Setup of run A:
Design cordic_rot_top, start of the top module:
module cordic_rot_top (
    input logic clk,
    input logic rst_n,
    input logic in_valid,
    output logic in_ready,
    input logic signed [15:0] x_start,
    input logic signed [15:0] y_start,
    input logic signed [31:0] angle,
    output logic out_valid,
    input logic out_ready,
    output logic signed [15:0] cosine,
    output logic signed [15:0] sine
);
    cordic_rotator #(
        .XY_W(16),
        .ANGLE_W(32),
        .ITER(16),
        .GUARD(3),
        .GAIN_COMP(1)
    ) u_rot (
        .clk(clk),
        .rst_n(rst_n),
        .in_valid(in_valid),
        .in_ready(in_ready),
        .x_start(x_start),
        .y_start(y_start),
        .angle(angle),
        .out_valid(out_valid),
        .out_ready(out_ready),
        .cosine(cosine),
        .sine(sine)
    );
endmodule
Size in the first run: roughly 13000 cells after synthesis, roughly 100 I/O pins, about 110000 um^2 of cells after synthesis.
clock: 7.06 ns
lec_check: 0
cap_margin: 15
core_margin: 2
core_utilization: 72
cts_cluster_diameter: 27
cts_cluster_size: 43
hold_slack_margin: -0.05
setup_slack_margin: 2.05
slew_margin: 20
run.sh (not shown) runs the stock make flow with config.mk's settings and CLKGATE_MAP_FILE=.
Although run A finished all stages, its layout failed final checks on setup timing.
Modified inputs, run B compared to run A
Settings: setting TNS_END_PERCENT to 5 for the first time; setting PLACE_DENSITY_LB_ADDON to 0.2 for the first time; changing SETUP_SLACK_MARGIN from 2.05 to -0.42; setting ABC_AREA to 1 for the first time; removing HOLD_SLACK_MARGIN (formerly -0.05); removing CTS_CLUSTER_SIZE (formerly 43); changing CTS_CLUSTER_DIAMETER from 27 to 154; changing the clock period (ns, I/O delays scaled along) from 7.06 to 5.94.
## What came out
- Looking at non-clock buffer contribution to total cell area, run B sits above run A.
- | growth of design area from synthesis to finish | lower: run B |
- Taking run B as 1.0, run A lands at 0.68 on number of standard cells reported by yosys.
- A launch point of the worst path of u_rot.STG[15].u_stage.y_out[4] is what run B shows, while u_rot.STG[15].u_stage.y_out[12] belongs to run A.
- Final worst-path setup slack of run A is on par with run B.
- Run B vs. run A: number of tap cells inserted rose 21%; area of all placed cells without fillers higher.
- From the logs: run B reached the end of the flow and failed the layout checks with setup timing.
diff inputs: run B => run C
Settings: clearing TNS_END_PERCENT, which used to be 5; putting CTS_CLUSTER_SIZE at 20 where nothing was set; clearing SETUP_SLACK_MARGIN, which used to be -0.42; swapping 20 for 35 in SLEW_MARGIN; swapping 154 for 355 in CTS_CLUSTER_DIAMETER; clearing ABC_AREA, which used to be 1; swapping 15 for 20 in CAP_MARGIN; swapping 0.2 for 0.25 in PLACE_DENSITY_LB_ADDON; swapping 5.94 for 3.24 in the clock period (ns, I/O delays scaled along).
Notes after the runs:
Run C did not finish; the tool stopped in 5_1_grt with error GRT-0116.
Taking run B as the reference, in run C core box area has decreased; detailed-placement wirelength estimate has decreased; die area has decreased; netlist area before placement has decreased.
Relative to run C, the following input files were edited for run D:
Settings: CORE_UTILIZATION now 40, was 72; CTS_CLUSTER_DIAMETER no longer set, was 355; SLEW_MARGIN now 20, was 35; CTS_CLUSTER_SIZE no longer set, was 20; PLACE_DENSITY_LB_ADDON no longer set, was 0.25; the clock period (ns, I/O delays scaled along) now 8.5, was 3.24.
Findings:
Run D completed every stage of the flow, and the final layout passed the timing, design-rule and antenna checks. Against run C as the reference, run D delivers a lower effective utilization at floorplan. Average cell area after synthesis: run C vs run D identical. The vertical die size in run D is 1.3 times that in run C. Post-detailed-placement cell area for run D: about 12% down relative to run C. Going from run C to run D, the weighted congestion at the end of routability-driven global placement was found to have gone down by about 15%. Die size on run D is up relative to run C. Relative to run C, the standard cell core area measured on run D has increased by more than half. Count of hold-fix buffers inserted at cts (higher): run C. TritonCTS buffer count in run D is 82 above run C. Diff run C -> run D: post-CTS setup buffer count fell 459, HPWL reported at the end of detailed placement fell about 20%.


Starting RTL as in the previous note.
clock: 6.81 ns
lec_check: 0
abc_area: 1
cap_margin: 20
cell_pad_in_sites_detail_placement: 0
core_margin: 2
core_utilization: 72
cts_cluster_size: 13
gpl_timing_driven: 1
place_density_lb_addon: 0.23
setup_slack_margin: 0.92
slew_margin: 20
tns_end_percent: 75
The baseline finished with negative setup slack left.
Change:
CTS_CLUSTER_DIAMETER = 29   (was not set)
SETUP_SLACK_MARGIN = 1.54   (was 0.92)
Effect: The changed run produced a layout that fails on negative setup slack. Via count goes up by 3.0%. Setup slack gains 0.11 ns. Non-clock buffer count goes up by 19. Flip-flop count does not change. Clock-buffer cell count goes up by 172. Die area is unchanged. Worst hold slack loses 0.013 ns.


job 2055:
Starting RTL as in the previous note.
Settings: LEC_CHECK=0, CAP_MARGIN=15, CORE_MARGIN=2, CORE_UTILIZATION=72, CTS_CLUSTER_DIAMETER=27, CTS_CLUSTER_SIZE=43, SETUP_SLACK_MARGIN=1.36, SLEW_MARGIN=20; clock period 7.06 ns.
No crash in job 2055: every stage finished, but the layout fails its final checks due to setup timing.
> inputs changed (job 2055 -> job 2075)
--- a/flow/config.mk
+++ b/flow/config.mk
@@ -8 +8,2 @@
-export CAP_MARGIN = 15
+export ABC_AREA = 1
+export CAP_MARGIN = 20
@@ -11,3 +12,2 @@
-export CTS_CLUSTER_DIAMETER = 27
-export CTS_CLUSTER_SIZE = 43
-export SETUP_SLACK_MARGIN = 1.36
+export CTS_CLUSTER_SIZE = 13
+export PLACE_DENSITY_LB_ADDON = 0.21
==> flow/constraint.sdc <==
create_clock -name core_clock -period 5.81 [get_ports {clk}]
set_input_delay 1.1620 -clock core_clock [delete_from_list [all_inputs] [get_ports {clk}]]
set_output_delay 1.1620 -clock core_clock [all_outputs]
set_load 0.01 [all_outputs]
--- outcome ---
Across job 2055 and job 2075, no clean finish was achieved. Status job 2075: flow complete, layout not clean - setup timing. Cell count, job 2055 and job 2075: higher on job 2075. Compared with job 2055, job 2075 shows a higher global-route usage. Width of the die: job 2075 vs job 2055 up about 8%. Side by side, setup slack turned out lower in job 2075 than in job 2055. On worst max-slew margin expressed relative to the limit: between job 2055 and job 2075, it ends up higher for job 2075. When job 2075 is measured against job 2055, its synthesized-area fraction occupied by adder cells turns out 3.1 points lower. Taking job 2055 as the reference point, the die size of job 2075 rises by 18%. Compared with job 2055, job 2075 shows a higher antenna diode instance count.
The inputs of job 6921 differ from those of job 2075 as listed below.
--- a/flow/config.mk
+++ b/flow/config.mk
@@ -8,2 +8 @@
-export ABC_AREA = 1
-export CAP_MARGIN = 20
+export CAP_MARGIN = 15
@@ -12,2 +11,2 @@
-export CTS_CLUSTER_SIZE = 13
-export PLACE_DENSITY_LB_ADDON = 0.21
+export CTS_CLUSTER_DIAMETER = 154
+export SETUP_SLACK_MARGIN = -0.42
==> flow/constraint.sdc <==
create_clock -name core_clock -period 5.94 [get_ports {clk}]
set_input_delay 1.1880 -clock core_clock [delete_from_list [all_inputs] [get_ports {clk}]]
set_output_delay 1.1880 -clock core_clock [all_outputs]
set_load 0.01 [all_outputs]
### Flow results
Job 6921 had finished all stages when the layout checks came back failing, citing setup timing.
The flow completed for job 2075, but it is not clean: the layout still shows setup timing.
Summary of job 6921 over job 2075: worst-skew pair later-pin latency closely matched the old numbers, final cell count down 31%, routed wire length shrank by 110000 µm.
Job 2075 -> job 6921: detailed-routing wirelength on met1 decreased by more than 10%
On job 6921: die footprint is about 15% lower than what job 2075 gave.
The prevailing logic family in the synthesized netlist comes out AND-OR/OR-AND gates in one run and simple AND/OR/NAND/NOR gates in the other, namely in job 6921 and job 2075 respectively.
#### Input delta (job 270 over job 6921)
--- a/flow/config.mk
+++ b/flow/config.mk
@@ -8 +8 @@
-export CAP_MARGIN = 15
+export CAP_MARGIN = 20
@@ -10,3 +10 @@
-export CORE_UTILIZATION = 72
-export CTS_CLUSTER_DIAMETER = 154
-export SETUP_SLACK_MARGIN = -0.42
+export CORE_UTILIZATION = 63
==> flow/constraint.sdc <==
create_clock -name core_clock -period 8.39 [get_ports {clk}]
set_input_delay 1.6780 -clock core_clock [delete_from_list [all_inputs] [get_ports {clk}]]
set_output_delay 1.6780 -clock core_clock [all_outputs]
set_load 0.01 [all_outputs]
In job 6921 the implementation ran to completion but is not tape-out ready, as the final checks report setup timing.
Layout checks on job 270: not met. Flow itself completed; violations: setup timing.
Compared with job 6921, job 270 shows a clock tree buffer count of the final layout that is 4.3% higher.
Job 6921 -> job 270: routability-driven placement congestion ratio decreased by a few percent
Looking at worst path required time, job 270 sits above job 6921.
Comparing job 270 and job 6921, the lower worst hold margin was measured on job 6921.
Input-level comparison between job 5725 and job 270:
--- a/flow/config.mk
+++ b/flow/config.mk
@@ -7,0 +8 @@
+export ABC_AREA = 1
@@ -10 +11,2 @@
-export CORE_UTILIZATION = 63
+export CORE_UTILIZATION = 72
+export PLACE_DENSITY_LB_ADDON = 0.2
==> flow/constraint.sdc <==
create_clock -name core_clock -period 5.94 [get_ports {clk}]
set_input_delay 1.1880 -clock core_clock [delete_from_list [all_inputs] [get_ports {clk}]]
set_output_delay 1.1880 -clock core_clock [all_outputs]
set_load 0.01 [all_outputs]
==> results <==
Core area: job 5725 > job 270
Against job 270, job 5725 comes in 12 points higher on total global-route track usage.
For job 270, the timing startpoint of the critical path was u_rot.STG[15].u_stage.x_out[8]$_DFFE_PN0N_, unlike job 5725, where it was u_rot.STG[15].u_stage.y_out[4]$_DFFE_PN0N_.
Final checks on job 5725, whose flow otherwise completed, came back failing, citing setup timing.
Taking job 270 as the reference point, the average wire per cell in the routed design of job 5725 falls by about 0.9%.
Summary of the comparison: synthesized instance count is higher in job 5725, relative to job 270.
Horizontal die size ended up 1.5% higher on job 5725 than on job 270.
